north:
==> flow/design.v (excerpt) <==
module part2 (
    clear,
    clock,
    digit,
    digit_valid,
    end_of_line,
    total,
    line_result
);
Size: about 420 flip-flops, roughly 120 I/O pins, ~58,000 µm² of cells after synthesis.
make LEC_CHECK=0 ABC_AREA=1 CAP_MARGIN=20 CORE_MARGIN=2 CORE_UTILIZATION=72 CTS_CLUSTER_DIAMETER=400 CTS_CLUSTER_SIZE=100 PLACE_DENSITY=0.39 SETUP_SLACK_MARGIN=1.05 SLEW_MARGIN=20 TNS_END_PERCENT=5 finish   # period 4.39 ns
run.sh (not shown) runs the stock make flow with config.mk's settings and CLKGATE_MAP_FILE=.
north terminated abnormally: global routing reported GRT-0116.
The inputs of south differ from those of north as listed below.
# north
export LEC_CHECK = 0
export ABC_AREA = 1
export CAP_MARGIN = 20
export CORE_MARGIN = 2
export CORE_UTILIZATION = 72
export CTS_CLUSTER_DIAMETER = 400
export CTS_CLUSTER_SIZE = 100
export PLACE_DENSITY = 0.39
export SETUP_SLACK_MARGIN = 1.05
export SLEW_MARGIN = 20
export TNS_END_PERCENT = 5
create_clock -name core_clock -period 4.39 [get_ports {clock}]
# south
export LEC_CHECK = 0
export CAP_MARGIN = 20
export CORE_MARGIN = 2
export CORE_UTILIZATION = 12
export SLEW_MARGIN = 20
create_clock -name core_clock -period 9.4 [get_ports {clock}]
--- outcome ---
- Sort south and north by parity-gate share of the synthesized area counting xor and xnor cells desc -> top: south
- south finished every stage and its layout cleared the timing, design-rule and antenna checks.
- north did not finish; a tool error ended it in global routing.
- south vs north: chip area up by more than 100%
- Total of buffers placed on input and output ports of north is on par with south.
- For the post-placement cell count, south came in about 0.6% higher than north did.
- south vs north: yosys-reported design area after synthesis down by more than 10%
For east, these inputs were changed with respect to south:
# south
export LEC_CHECK = 0
export CAP_MARGIN = 20
export CORE_MARGIN = 2
export CORE_UTILIZATION = 12
export SLEW_MARGIN = 20
create_clock -name core_clock -period 9.4 [get_ports {clock}]
# east
export LEC_CHECK = 0
export ABC_AREA = 1
export CAP_MARGIN = 10
export CORE_MARGIN = 2
export CORE_UTILIZATION = 72
export PLACE_DENSITY = 0.4
export SETUP_SLACK_MARGIN = 0.21
export SLEW_MARGIN = 20
create_clock -name core_clock -period 7.09 [get_ports {clock}]
==> results <==
east: PASS, flow complete, no timing, DRC or antenna violations. What east reported for logic depth of the worst path, buffers included has to be multiplied by 0.889 to get the figure for south. Compared with south, east is the more power-hungry design. Summary of east over south: sequential portion of the cell area comparable, final wirelength up about 24%, yosys synthesis chip area higher, overall chip area -about 80%, clock-net power went up by 26%. Vertical die dimension down about 57% in east wrt south. Buffer and inverter count on the worst path, east and south: lower on south. east vs. south: required time reported for the critical path endpoint decreased by 2.42 ns relative to the old numbers, synthesized cell area now sits higher. south vs east, largest family of logic cells by area: adder cells vs simple AND/OR/NAND/NOR gates.
[inputs] west vs east
# east
export LEC_CHECK = 0
export ABC_AREA = 1
export CAP_MARGIN = 10
export CORE_MARGIN = 2
export CORE_UTILIZATION = 72
export PLACE_DENSITY = 0.4
export SETUP_SLACK_MARGIN = 0.21
export SLEW_MARGIN = 20
create_clock -name core_clock -period 7.09 [get_ports {clock}]
# west
export LEC_CHECK = 0
export ABC_AREA = 1
export CAP_MARGIN = 20
export CORE_MARGIN = 2
export CORE_UTILIZATION = 72
export CTS_CLUSTER_DIAMETER = 400
export CTS_CLUSTER_SIZE = 100
export HOLD_SLACK_MARGIN = 0.29
export PLACE_DENSITY = 0.39
export SETUP_SLACK_MARGIN = 1.05
export SLEW_MARGIN = 20
export TNS_END_PERCENT = 5
create_clock -name core_clock -period 4.39 [get_ports {clock}]
==> comparison <==
Flow for west halted at global routing, error code GRT-0116. | total die size | east vs west | ≈ equal |. From west to east, area reported by Yosys stat did not move at all. Compare east and west | routability congestion estimate lower: east. east -> west: number of enable-type register cells in the synthesized netlist delta 0, exact match. west against east: area of placed instances higher, height of the die roughly the same.


Starting RTL as in the previous note.
## part2
module part2 (
    clear,
    clock,
    digit,
    digit_valid,
    end_of_line,
    total,
    line_result
);
clock: 5.32 ns
lec_check: 0
cap_margin: 20
core_margin: 2
core_utilization: 66
slew_margin: 20
The starting point aborted during global routing (5_1_grt) (GRT-0116).
Rerun with:
MAX_ROUTING_LAYER = met4   (was unset)
clock period = 6.11 ns   (was 5.32 ns; I/O delays follow)
Now the flow finished with setup timing left.
Synthesized cell count stays the same.
Die size is unchanged.
Synthesized area stays the same.
Rerun with:
CELL_PAD_IN_SITES_DETAIL_PLACEMENT = 0   (was unset)
CTS_CLUSTER_DIAMETER = 61   (was unset)
MIN_ROUTING_LAYER = met1   (was unset)
SETUP_SLACK_MARGIN = 1.42   (was unset)
clock period = 6.65 ns   (was 6.11 ns; I/O delays follow)
The changed run finished with timing, DRC and antenna clean. Via count fell by 4.1%. Cell area fell by 1.3%. Critical path depth fell by 1. Power fell by 5.3%. Cell count fell by 5.2%. Synthesized area stays the same.
Rerun with:
SETUP_SLACK_MARGIN = -0.32   (was 1.42)
clock period = 5.74 ns   (was 6.65 ns; I/O delays follow)
Effect:
- The new run reached the layout checks and failed them: setup timing
- via count climbs by 6.9%
- power grows by 20%
- core utilization goes up by 3.2 points
- setup slack got worse by 1.1 ns
- worst hold slack loses 0.0089 ns
- clock skew is higher by 0.010 ns
No activity file was given, so power comes from the tool's default toggle rates.
